## before
// seq_mult
module seq_mult(d, done, clk, a, b, go, reset);
  parameter n=32, log2n=5;
  output [2*n-1:0] d;
  output reg done;
	input clk;
	input [n-1:0] a, b;
	input go, reset;
	reg c;
	reg [n-1:0] p, q, m;
	reg [log2n:0]count;
	reg [n:0] sum;
	reg [log2n:0] count_n;
	always @(posedge clk, posedge reset)
		if(reset == 1) begin
			done <= 0;
		end
    else if(reset == 0) begin
			if(go) begin
				c <= 0;
        p <= 0;
				q <= a;
				m <= b;
				done <= 0;
				count <= n;
      end
			else if (!done) begin
				if (q[0] == 0) begin
					sum = 0 + p; 
				end
				else begin
					sum = m + p; 
				end
				{c,p,q} <= {sum,q} >> 1;
				count_n = count - 1;
				count <= count_n;
				if (count_n == 0) begin
					done <= 1;
				end
			end
		end
	assign d = {p,q};
endmodule
make LEC_CHECK=0 ABC_AREA=1 CAP_MARGIN=20 CELL_PAD_IN_SITES_GLOBAL_PLACEMENT=3 CORE_MARGIN=2 CORE_UTILIZATION=68 CTS_CLUSTER_DIAMETER=262 CTS_CLUSTER_SIZE=89 GPL_ROUTABILITY_DRIVEN=0 MIN_ROUTING_LAYER=met2 PLACE_DENSITY_LB_ADDON=0.22 SETUP_SLACK_MARGIN=0.1 SLEW_MARGIN=20 TNS_END_PERCENT=20 finish   # period 3.3 ns
run.sh (not shown) runs the stock make flow with config.mk's settings and CLKGATE_MAP_FILE=.
Flow for before halted at global placement without I/O, error code FLW-0024.
--- input diff before..after ---
# before
export LEC_CHECK = 0
export ABC_AREA = 1
export CAP_MARGIN = 20
export CELL_PAD_IN_SITES_GLOBAL_PLACEMENT = 3
export CORE_MARGIN = 2
export CORE_UTILIZATION = 68
export CTS_CLUSTER_DIAMETER = 262
export CTS_CLUSTER_SIZE = 89
export GPL_ROUTABILITY_DRIVEN = 0
export MIN_ROUTING_LAYER = met2
export PLACE_DENSITY_LB_ADDON = 0.22
export SETUP_SLACK_MARGIN = 0.1
export SLEW_MARGIN = 20
export TNS_END_PERCENT = 20
create_clock -name core_clock -period 3.3 [get_ports {clk}]
# after
export LEC_CHECK = 0
export CAP_MARGIN = 20
export CORE_MARGIN = 2
export CORE_UTILIZATION = 56
export CTS_CLUSTER_DIAMETER = 356
export CTS_CLUSTER_SIZE = 98
export PLACE_DENSITY = 0.6
export SLEW_MARGIN = 20
export TNS_END_PERCENT = 5
create_clock -name core_clock -period 3.3 [get_ports {clk}]
--- outcome ---
Taking before as the reference, in after synthesized-area fraction occupied by adder cells +0.81 points; fraction of the mapped netlist area in simple logic gates fell by 19 points; synthesized cell count decreased 375; die area went up. after closes out successfully: all stages finished, all timing, DRC and antenna checks passed. before vs after, main logic family after synthesis: simple AND/OR/NAND/NOR gates vs AND-OR/OR-AND gates. Area figure in the yosys stat output went down by more than 10% going from before to after. Area of the placeable core (before / after): 0.907. before -> after: cell area after synthesis decreased by more than 10%.

---

run 1:
seq_mult again, from the RTL that the note above started with.
==> flow/config.mk <==
export PLATFORM = sky130hd
export DESIGN_NAME = seq_mult
export DESIGN_NICKNAME = seq_mult
export VERILOG_FILES = /design/flow/design.v
export SDC_FILE = /design/flow/constraint.sdc
export NUM_CORES = 4
export LEC_CHECK = 0
export ABC_AREA = 1
export CAP_MARGIN = 20
export CELL_PAD_IN_SITES_GLOBAL_PLACEMENT = 3
export CORE_MARGIN = 4
export CORE_UTILIZATION = 68
export CTS_CLUSTER_DIAMETER = 262
export CTS_CLUSTER_SIZE = 89
export GPL_ROUTABILITY_DRIVEN = 0
export GPL_TIMING_DRIVEN = 0
export MIN_ROUTING_LAYER = met2
export PLACE_DENSITY_LB_ADDON = 0.19
export SETUP_SLACK_MARGIN = 0.14
export SLEW_MARGIN = 20
export TNS_END_PERCENT = 20
==> flow/constraint.sdc <==
create_clock -name core_clock -period 2.52 [get_ports {clk}]
set_input_delay 0.5040 -clock core_clock [delete_from_list [all_inputs] [get_ports {clk}]]
set_output_delay 0.5040 -clock core_clock [all_outputs]
set_load 0.01 [all_outputs]
Run 1 is listed as incomplete: the tool reported an error in global placement without I/O and the run ended there.
#### Input delta (run 2 over run 1)
- SETUP_SLACK_MARGIN removed (was 0.14)
- GPL_TIMING_DRIVEN removed (was 0)
- CTS_CLUSTER_SIZE removed (was 89)
- GPL_ROUTABILITY_DRIVEN removed (was 0)
- CTS_CLUSTER_DIAMETER removed (was 262)
- PLACE_DENSITY newly set to 0.6
- ABC_AREA removed (was 1)
- MIN_ROUTING_LAYER removed (was met2)
- PLACE_DENSITY_LB_ADDON removed (was 0.19)
- TNS_END_PERCENT removed (was 20)
- CELL_PAD_IN_SITES_GLOBAL_PLACEMENT removed (was 3)
- CORE_UTILIZATION changed from 68 to 66
- CORE_MARGIN changed from 4 to 2
- the clock period (ns, I/O delays scaled along) changed from 2.52 to 2.67
### Flow results
STATUS run=run 2 STAGES=ALL_DONE FINAL_CHECKS=FAILED CAUSE=setup timing. Compared with run 1, run 2 shows a higher complex-gate fraction of the synthesized area. Synthesized cell count ends up higher on run 1. Compare run 2 and run 1 | floorplan die area higher: run 1. For number of distinct library cells after synthesis, dividing the value from run 1 by the value from run 2 gives 0.47. Going from run 1 to run 2, xor and xnor fraction of the mapped netlist area grows by 0.30 points. Run 1 -> run 2: cell area after technology mapping decreased by more than 10%. Relative to run 1, die height has decreased by about 7.5% in run 2.
#### Input delta (run 3 over run 2)
- SETUP_SLACK_MARGIN now 0.44, previously not set
- CORE_UTILIZATION now 53, was 66
- PLACE_DENSITY no longer set, was 0.6
- the clock period (ns, I/O delays scaled along) now 2.23, was 2.67
## What came out
Although it ran to completion, run 3 produced a layout that fails the final checks because of setup timing. Compared run 3 vs run 2, and initial core utilization is down in run 3. Between run 2 and run 3, height of the die increased. Lower sum of met3 wire segment lengths after detailed routing goes to run 3 over run 2. Global routing met1 resource utilization (run 3 over run 2): decrease, 18 points. Routed wire in run 3 totals less than in run 2. Sort run 3 and run 2 by final net count asc -> top: run 2. Against run 2, run 3 reports a post-layout period usage of the worst path that is higher. The multi-input gate share of total cell area in run 3 sits 1.8 points below the value recorded for run 2.
Here is what was changed in the inputs of run 4 compared with run 3.
- swapping 53 for 66 in CORE_UTILIZATION
- putting PLACE_DENSITY_LB_ADDON at 0.01 where nothing was set
- clearing SETUP_SLACK_MARGIN, which used to be 0.44
- putting ABC_AREA at 1 where nothing was set
- swapping 2.23 for 2.36 in the clock period (ns, I/O delays scaled along)
- From the logs: run 4 reached the end of the flow and failed the layout checks with setup timing.
- Compared with run 3, run 4 is more frugal on power.
- Of run 4 and run 3, the run reporting the higher end-of-flow core utilization was run 4.
- Compared with run 3, run 4 shows final worst setup slack higher by 0.36 ns.
- Run 4 against run 3: cell area has decreased, post-route clock period utilization went down by 16 points, combinational fraction of the cell area has increased, area of the placeable core fell 10%.

---

== north ==
Starting RTL as in the previous note.
clock: 3.3 ns
lec_check: 0
cap_margin: 20
cell_pad_in_sites_global_placement: 2
core_aspect_ratio: 0.5
core_margin: 2
core_utilization: 45
cts_cluster_diameter: 377
cts_cluster_size: 99
place_density: 0.86
slew_margin: 20
tns_end_percent: 5
north completed end to end with timing, DRC and antenna clean.
For south, these inputs were changed with respect to north:
Settings: CTS_CLUSTER_DIAMETER: 377 -> 235; CELL_PAD_IN_SITES_GLOBAL_PLACEMENT: 2 -> unset; CTS_CLUSTER_SIZE: 99 -> unset; CORE_ASPECT_RATIO: 0.5 -> unset; PLACE_DENSITY: 0.86 -> unset; TNS_END_PERCENT: 5 -> unset; CORE_UTILIZATION: 45 -> 40; SLEW_MARGIN: 20 -> 35; SETUP_SLACK_MARGIN: unset -> -0.01.
Results
Delta(combinational fraction of design power, south - north) > 0. Going from north to south, sequential share of layout area increased by 0.20 points relative to the old numbers; total power per unit cell area decreased by 6.8 nW/µm² relative to the old numbers; post-route fraction of the period consumed by the critical path decreased by 3.5 points relative to the old numbers; number of buffers inserted during clock tree synthesis closely matched the old numbers. Diff north..south | wire length reported by the detailed router | negligible. Between south and north, it is south whose power is lower, by 1.9%.
#### Input delta (east over south)
Settings: CORE_ASPECT_RATIO: unset -> 0.5; CTS_CLUSTER_SIZE: unset -> 98; SLEW_MARGIN: 35 -> 20; CTS_CLUSTER_DIAMETER: 235 -> 377; SETUP_SLACK_MARGIN: -0.01 -> unset.
Results
- Looking at count of clock-buffer cells in the layout, east sits 1 below south.
- Detailed-routing iteration count for the pre-antenna-repair pass delta for east relative to south: 1 higher
- Taking south as the reference, in east fraction of area in registers -0.42 points, worst setup slack fell 0.071 ns, overall chip area saw an increase, global-route wire length before repair decreased by 5.1% relative to the old numbers.
- Compared with south, east shows a final cycle utilization of the critical path that is 2.1 points higher.
- Diff east..south | buffering stage count on the worst path with inverters included | unchanged
- Min met3 routed wirelength across south and east: east
Here is what was changed in the inputs of west compared with east.
Settings: a deleted CTS_CLUSTER_DIAMETER that had been 377; an added GPL_ROUTABILITY_DRIVEN of 0; an added ABC_AREA of 1; an added SETUP_SLACK_MARGIN of 0.1; a deleted CORE_ASPECT_RATIO that had been 0.5; an added PLACE_DENSITY_LB_ADDON of 0.15; a change of CTS_CLUSTER_SIZE from 98 to 89.
[summary]
- As of west, fmax had risen by more than a quarter compared to east.
- Going from east to west, number of standard cells reported by yosys has increased, overall track demand over capacity in global routing has increased, worst hold path depth has increased, insertion delay at the late pin of the worst-skew pair has remained practically unchanged.
- Between west and east, it is west whose register-to-register slack is higher, by 0.62 ns.
- Compared with east, west shows a combinational power share that is 1.5 points higher.
- east ended up with sky130_fd_sc_hd__edfxtp_1 as its slowest cell on the critical path; west ended up with sky130_fd_sc_hd__fa_1.

---

The RTL this note starts from:
==> flow/design.v <==
module seq_mult(d, done, clk, a, b, go, reset);
  parameter n=32, log2n=5;
  output [2*n-1:0] d;
  output reg done;
	input clk;
	input [n-1:0] a, b;
	input go, reset;
	reg c;
	reg [n-1:0] p, q, m;
	reg [log2n:0]count;
	reg [n:0] sum;
	reg [log2n:0] count_n;
	always @(posedge clk, posedge reset)
		if(reset == 1) begin
			done <= 0;
		end
    else if(reset == 0) begin
			if(go) begin
				c <= 0;
        p <= 0;
				q <= a;
				m <= b;
				done <= 0;
				count <= n;
      end
			else if (!done) begin
				if (q[0] == 0) begin
					sum = 0 + p; 
				end
				else begin
					sum = m + p; 
				end
				{c,p,q} <= {sum,q} >> 1;
				count_n = count - 1;
				count <= count_n;
				if (count_n == 0) begin
					done <= 1;
				end
			end
		end
	assign d = {p,q};
endmodule
export LEC_CHECK = 0
export ABC_AREA = 1
export CAP_MARGIN = 10
export CORE_MARGIN = 2
export CORE_UTILIZATION = 66
export GPL_TIMING_DRIVEN = 1
export MAX_ROUTING_LAYER = met5
export MIN_ROUTING_LAYER = met1
export PLACE_DENSITY = 0.62
export SETUP_SLACK_MARGIN = -0.06
export SLEW_MARGIN = 25
export TNS_END_PERCENT = 95
create_clock -name core_clock -period 2.23 [get_ports {clk}]
The baseline completed, yet does not pass: negative setup slack.
Edit:
==> flow/config.mk (replaced) <==
export PLATFORM = sky130hd
export DESIGN_NAME = seq_mult
export DESIGN_NICKNAME = seq_mult
export VERILOG_FILES = /design/flow/design.v
export SDC_FILE = /design/flow/constraint.sdc
export NUM_CORES = 4
export LEC_CHECK = 0
export CAP_MARGIN = 20
export CORE_MARGIN = 2
export CORE_UTILIZATION = 40
export PLACE_DENSITY = 0.6
export SLEW_MARGIN = 20
==> flow/constraint.sdc (replaced) <==
create_clock -name core_clock -period 3.3 [get_ports {clk}]
set_input_delay 0.6600 -clock core_clock [delete_from_list [all_inputs] [get_ports {clk}]]
set_output_delay 0.6600 -clock core_clock [all_outputs]
set_load 0.01 [all_outputs]
Effect: This time the run finished clean; combinational power is lower by well over a third; flip-flop count stays the same; cell area drops by roughly a tenth; setup slack improves by 0.45 ns; clock power falls by a quarter to a third.
Edit:
--- a/flow/config.mk
+++ b/flow/config.mk
@@ -9,2 +9,5 @@
-export CORE_MARGIN = 2
-export CORE_UTILIZATION = 40
+export CORE_MARGIN = 10
+export CORE_UTILIZATION = 56
+export CTS_CLUSTER_DIAMETER = 356
+export CTS_CLUSTER_SIZE = 98
+export MIN_ROUTING_LAYER = met2
@@ -12,0 +16 @@
+export TNS_END_PERCENT = 5
Outcome: Sequential power stays flat; worst setup slack degrades by 0.17 ns; synthesized area stays the same; power fell by a few percent; utilization rose by 20 points; via count rose by well over a third; design area fell slightly.
Edit:
==> flow/config.mk (replaced) <==
export PLATFORM = sky130hd
export DESIGN_NAME = seq_mult
export DESIGN_NICKNAME = seq_mult
export VERILOG_FILES = /design/flow/design.v
export SDC_FILE = /design/flow/constraint.sdc
export NUM_CORES = 4
export LEC_CHECK = 0
export ABC_AREA = 1
export CAP_MARGIN = 20
export CORE_MARGIN = 2
export CORE_UTILIZATION = 40
export PLACE_DENSITY_LB_ADDON = 0.15
export SLEW_MARGIN = 20
Sequential cell count is unchanged.
Total power went up by 7.9%.
Sequential share of layout area went down by 4.2 points.
Routed wire length went up by 5.3%.
Register-to-register slack gains 0.72 ns.
Worst hold slack gains 0.0083 ns.
Cell area went up by 11%.
Power is estimated from default activity; no workload was simulated.
